== job 709 ==
// DATAPATH_CON_PIPELINE
module DATAPATH_CON_PIPELINE(clk,reset,imem_addr,imem_rdata,dmem_addr,dmem_wdata,dmem_we,dmem_rdata);
For scale: ~4600 cells after synthesis, ~1300 flip-flops, ~160 I/O pins, roughly 0.066 mm² of cells after synthesis.
export LEC_CHECK = 0
export CAP_MARGIN = 20
export CORE_MARGIN = 2
export CORE_UTILIZATION = 70
export CTS_CLUSTER_SIZE = 37
export SLEW_MARGIN = 20
create_clock -name core_clock -period 4.23 [get_ports {clk}]
run.sh (not shown) runs the stock make flow with config.mk's settings and CLKGATE_MAP_FILE=.
Job 709 did not finish: a tool error stopped it during global routing.
diff inputs: job 709 => job 1539
--- a/flow/config.mk
+++ b/flow/config.mk
@@ -9,4 +9,3 @@
 export CORE_MARGIN = 2
-export CORE_UTILIZATION = 70
-export CTS_CLUSTER_SIZE = 37
+export CORE_UTILIZATION = 72
 export SLEW_MARGIN = 20
==> flow/constraint.sdc <==
create_clock -name core_clock -period 3.18 [get_ports {clk}]
set_input_delay 0.6360 -clock core_clock [delete_from_list [all_inputs] [get_ports {clk}]]
set_output_delay 0.6360 -clock core_clock [all_outputs]
set_load 0.01 [all_outputs]
### Flow results
Run status, job 709: aborted in global routing, error GRT-0232
Job 1539: DPL-0033 in clock tree synthesis -> run aborted
Cmp job 1539 vs job 709: count of placed standard cells including taps higher in job 1539
Between job 709 and job 1539, the flow reports area of the die decreasing by a few percent.
On chip area estimate from yosys synthesis, job 1539 and job 709 are basically level.
Re total half-perimeter wirelength after legalization and detailed placement: job 709 was lower than job 1539.
Diff job 1539 and job 709: pre-placement core utilization higher in job 1539
Input-level comparison between job 8250 and job 1539:
--- a/flow/config.mk
+++ b/flow/config.mk
@@ -9,3 +9,3 @@
 export CORE_MARGIN = 2
-export CORE_UTILIZATION = 72
+export CORE_UTILIZATION = 40
 export SLEW_MARGIN = 20
==> flow/constraint.sdc <==
create_clock -name core_clock -period 6.9 [get_ports {clk}]
set_input_delay 1.3800 -clock core_clock [delete_from_list [all_inputs] [get_ports {clk}]]
set_output_delay 1.3800 -clock core_clock [all_outputs]
set_load 0.01 [all_outputs]
Results
Job 8250: flow completed, timing, DRC and antenna clean
Flow for job 1539 halted at clock tree synthesis, error code DPL-0033.
Yosys-reported design area after synthesis: job 1539 vs job 8250 identical
Job 8250 against job 1539; final RePlAce weighted congestion is down by a little under 10%.
For the estimated wirelength of the detail-placed design, job 8250 came in about 23% lower than job 1539 did.
Die size: job 8250 exceeds job 1539
The initial core utilization number comes out higher for job 1539 vs job 8250.
Modified inputs, job 4450 compared to job 8250
--- a/flow/config.mk
+++ b/flow/config.mk
@@ -7,5 +7,7 @@
 export LEC_CHECK = 0
-export CAP_MARGIN = 20
+export CAP_MARGIN = 40
 export CORE_MARGIN = 2
-export CORE_UTILIZATION = 40
+export CORE_UTILIZATION = 66
+export CTS_CLUSTER_DIAMETER = 381
+export CTS_CLUSTER_SIZE = 14
 export SLEW_MARGIN = 20
==> flow/constraint.sdc <==
create_clock -name core_clock -period 4.03 [get_ports {clk}]
set_input_delay 0.8060 -clock core_clock [delete_from_list [all_inputs] [get_ports {clk}]]
set_output_delay 0.8060 -clock core_clock [all_outputs]
set_load 0.01 [all_outputs]
[summary]
- In job 4450 the implementation ran to completion but is not tape-out ready, as the final checks report negative setup slack.
- In summary, job 8250 completed successfully, with a layout that passed the timing, DRC and antenna checks.
- First-pass GRT wire length (job 4450 / job 8250): 1.10
- Job 8250 -> job 4450: global placement routability congestion increased by a little under 10%
- Summary: via count, job 4450 worse than job 8250
- Diff job 8250 -> job 4450: number of buffers and inverters on the critical path rose by 4, number of standard-cell rows in the floorplan fell 33.
- The setup slack of job 4450 is smaller than that of job 8250.
- Job 4450 against job 8250: total placed cells including tap cells now smaller, number of register bits inferred by synthesis comparable, worst-case register-to-register setup slack now smaller.
- Summary — total setup buffers inserted after CTS, job 4450 relative to job 8250: higher, by 10.
